Setup of try-onyx:
Design RISC, start of the top module:
module RISC (destinoWrWB,escribir,PCsrc,result,PCoutMEM,NReset,clk,alu_outMEM,WriteDataInMEM,datoMemOut,InstruccionIn,PCinIF,MemWriteInMEM);
Size in the first run: roughly 6,300 cells after synthesis, ~1,400 flip-flops, roughly 230 I/O pins, about 0.066 mm² of cells after synthesis.
make LEC_CHECK=0 CAP_MARGIN=20 CORE_MARGIN=2 CORE_UTILIZATION=40 SLEW_MARGIN=20 finish   # period 6.66 ns
run.sh (not shown) runs the stock make flow with config.mk's settings and CLKGATE_MAP_FILE=.
try-onyx | status: complete | timing, DRC, antenna: pass
Input changes introduced in try-quartz (baseline for comparison: try-onyx):
- changing CORE_UTILIZATION from 40 to 56
- changing the clock period (ns, I/O delays scaled along) from 6.66 to 3.82
- Compared with try-onyx, average routed wire per standard cell in try-quartz increased by a few percent.
- The flow completed for try-quartz, but it is not clean: the layout still shows negative setup slack.
- try-quartz against try-onyx: final wirelength picked up an extra 4.6 mm; total power consumption of the routed design picked up an extra 0.023 W; final critical-path required period lost 0.89 ns; post-route standard cell area excluding fillers picked up an extra 4.2%.
- try-quartz against try-onyx: yosys stat chip area was more or less identical, post-layout worst setup margin went down by 1.95 ns, die size went down by about 30%.
- Delta (try-quartz minus try-onyx): fmax has increased; final cycle utilization of the critical path increased 45 points; data arrival at the endpoint of the critical path decreased 0.90 ns.
Here is what was changed in the inputs of try-tundra compared with try-quartz.
- ABC_AREA now 1, previously not set
- CTS_CLUSTER_DIAMETER now 397, previously not set
- CORE_UTILIZATION now 72, was 56
- PLACE_DENSITY now 0.4, previously not set
- the clock period (ns, I/O delays scaled along) now 3.79, was 3.82
==> comparison <==
- The flow for try-tundra finished, though final verification flagged negative setup slack.
- [compare] base=try-quartz new=try-tundra: worst-case hold slack climbed 0.0035 ns, area fraction in and, or, nand and nor cells after synthesis now sits higher, non-clock buffer area fraction after layout went down 1.9 points, peak supply drop now sits higher, yosys-reported design area after synthesis went up.
> inputs changed (try-tundra -> try-garnet)
- clearing PLACE_DENSITY, which used to be 0.4
- swapping 72 for 40 in CORE_UTILIZATION
- clearing CTS_CLUSTER_DIAMETER, which used to be 397
- clearing ABC_AREA, which used to be 1
- swapping 3.79 for 10.2 in the clock period (ns, I/O delays scaled along)
==> comparison <==
Having completed the whole flow, try-garnet delivered a layout that passed the timing, DRC and antenna checks. Higher delay of the slowest cell on the worst path goes to try-garnet over try-tundra. Taking try-tundra as the reference, in try-garnet post-route clock skew shrank by 0.017 ns; final cycle utilization of the critical path shrank by 47 points; synthesized net count shrank by about 28%; via count shrank by 23,200. Going from try-tundra to try-garnet, highest achievable clock rate down about 37%, number of nets in the final layout down 30%, mean cell area of the mapped netlist up 30%, sequential share of power up 1.0 points, number of gates resized after CTS down 64. On total power, the higher figure sits with try-tundra, not try-garnet.


RISC again, from the RTL that the note above started with.
clock: 8.0 ns
lec_check: 0
cap_margin: 20
cell_pad_in_sites_detail_placement: 2
core_margin: 2
core_utilization: 40
gpl_routability_driven: 0
min_routing_layer: met2
place_density: 0.51
slew_margin: 40
tns_end_percent: 15
Next try:
Settings changed: ABC_AREA set to 1, CAP_MARGIN 20 to 30, CELL_PAD_IN_SITES_GLOBAL_PLACEMENT set to 2, CORE_UTILIZATION 40 to 70, GPL_ROUTABILITY_DRIVEN 0 to 1, GPL_TIMING_DRIVEN set to 0, PLACE_DENSITY 0.51 to unset, PLACE_DENSITY_LB_ADDON set to 0.16, SLEW_MARGIN 40 to 30.
=> Now the flow aborted during 3_1_place_gp_skip_io (FLW-0024). Die size decreases by 38%. Area after synthesis goes up by 8.5%. Synthesized cell count is higher by 41%.
Next try:
Settings changed: CAP_MARGIN 30 to 10, CORE_ASPECT_RATIO set to 1.11, CORE_MARGIN 2 to 3, CORE_UTILIZATION 70 to 40, CTS_CLUSTER_DIAMETER set to 47, GPL_ROUTABILITY_DRIVEN 1 to 0, GPL_TIMING_DRIVEN 0 to unset, HOLD_SLACK_MARGIN set to -0.08, MIN_ROUTING_LAYER met2 to unset, PLACE_DENSITY_LB_ADDON 0.16 to unset, SETUP_SLACK_MARGIN set to 0.25, SLEW_MARGIN 30 to 20, TNS_END_PERCENT 15 to 20.
Outcome:
- The changed run produced a clean layout
- die size increases by 76%
- synthesized cell count stays the same
- synthesized area is unchanged
Next try:
Settings changed: CAP_MARGIN 10 to 20, CELL_PAD_IN_SITES_DETAIL_PLACEMENT 2 to unset, CELL_PAD_IN_SITES_GLOBAL_PLACEMENT 2 to unset, CORE_ASPECT_RATIO 1.11 to unset, CORE_MARGIN 3 to 2, CORE_UTILIZATION 40 to 62, CTS_CLUSTER_DIAMETER 47 to unset, GPL_ROUTABILITY_DRIVEN 0 to unset, HOLD_SLACK_MARGIN -0.08 to unset, SETUP_SLACK_MARGIN 0.25 to unset, TNS_END_PERCENT 20 to unset.
Clock period 8.0 ns to 3.79 ns, I/O delays scaled along.
Now the flow completed, yet does not pass: setup timing.
Synthesized area is unchanged.
Wire length is lower by 23%.
Cell count is lower by about 6%.
Die area is lower by 36%.


== job 2158 ==
RISC again, from the RTL that the note above started with.
Design RISC, start of the top module:
module RISC (destinoWrWB,escribir,PCsrc,result,PCoutMEM,NReset,clk,alu_outMEM,WriteDataInMEM,datoMemOut,InstruccionIn,PCinIF,MemWriteInMEM);
  input [31:0] datoMemOut,InstruccionIn;
  input NReset,clk;
  output escribir,PCsrc,MemWriteInMEM;
  output [3:0] destinoWrWB;
  output [31:0] result,PCoutMEM,alu_outMEM,PCinIF,WriteDataInMEM;
  wire [31:0] InstruccionIn,PCoutIF,PCinIF;
  wire [31:0] InstruccionOut,inm_extID,PCinID,PCoutID;
  wire [3:0] destinoWrOutID;
  wire mbsID,negarID,jumpID,RegWriteoutID,MemtoRegID,MemWriteID,BranchID,ALUsrcID;
  wire [2:0] functID;
  wire [31:0] dato1EX,dato2EX,inm_extEX,PCinEX,PCoutEX,dataWrMemEX,alu_outEX;
  wire [3:0] destinoWrInEX,destinoWrOutEX;
  wire [2:0] functEX;
  wire RegWriteOutEX,RegWriteInEX,MemtoRegOutEX,MemtoRegInEX,MemWriteOutEX,MemWriteInEX,BranchOutEX,BranchInEX,ALUsrcEX,zeroEX,jumpEX,negarEX,mbsEX;
  wire BranchInMEM,jumpMEM,zeroMEM,MemWriteInMEM,MemWriteOutMEM,RegWriteInMEM,RegWriteOutMEM,MemtoRegInMEM,MemtoRegOutMEM;
  wire [3:0] destinoWrInMEM,destinoWrOutMEM;
  wire [31:0] datoMemOut,PCinMEM,WriteDataInMEM,alu_outWB1;
  wire [31:0] data_mem,alu_outWB2;
  wire [3:0] destinoWrInWB;
  wire RegWriteInWB,MemtoRegInWB;
  IF IF (
  .PCout(PCoutIF),
  .PCin(PCinIF));
  ID ID (
  .mbs(mbsID),
  .negar(negarID),
  .jump(jumpID),
  .dato1(dato1EX),
  .dato2(dato2EX),
  .destinoWrOut(destinoWrOutID),
  .inm_ext(inm_extID),
  .RegWriteout(RegWriteoutID),
  .MemtoReg(MemtoRegID),
  .MemWrite(MemWriteID),
  .Branch(BranchID),
  .ALUsrc(ALUsrcID),
  .funct(functID),
  .PCout(PCoutID),
  .Instruccion(InstruccionOut),
  .PCin(PCinID),
  .RegWritein(escribir),
  .dataWr(result),
  ...
export LEC_CHECK = 0
export CAP_MARGIN = 20
export CORE_MARGIN = 2
export CORE_UTILIZATION = 72
export CTS_CLUSTER_SIZE = 44
export PLACE_DENSITY = 0.65
export SLEW_MARGIN = 20
export TNS_END_PERCENT = 5
create_clock -name core_clock -period 3.7 [get_ports {clk}]
The flow completed for job 2158, but it is not clean: the layout still shows negative setup slack.
Input-level comparison between job 9584 and job 2158:
Settings: CTS_CLUSTER_SIZE: 44 -> unset; PLACE_DENSITY: 0.65 -> unset; CORE_UTILIZATION: 72 -> 40; TNS_END_PERCENT: 5 -> unset; the clock period (ns, I/O delays scaled along): 3.7 -> 8.0.
--- outcome ---
- Both conditions hold for job 9584: the flow ran to the end and the final layout passed the timing, DRC and antenna checks.
- Compare job 2158 and job 9584 | global-route wire length before repair lower: job 9584
- Relative area change from synthesis to final layout, job 2158 and job 9584: smaller value in job 9584
- Worst-case setup slack after placement in job 9584 vs job 2158: up 3000 ps
- Per the comparison of job 9584 with job 2158, worst setup slack went up, sequential share of cell area went up, global routing met3 resource utilization went down.
- Clock network latency to the later pin of the worst-skew pair across job 2158 and job 9584: no real change.
- Compared with job 2158, in job 9584 power dissipated by switching net loads lower; combined global-route utilization of all metal layers lower.
No activity file was given, so power comes from the tool's default toggle rates.
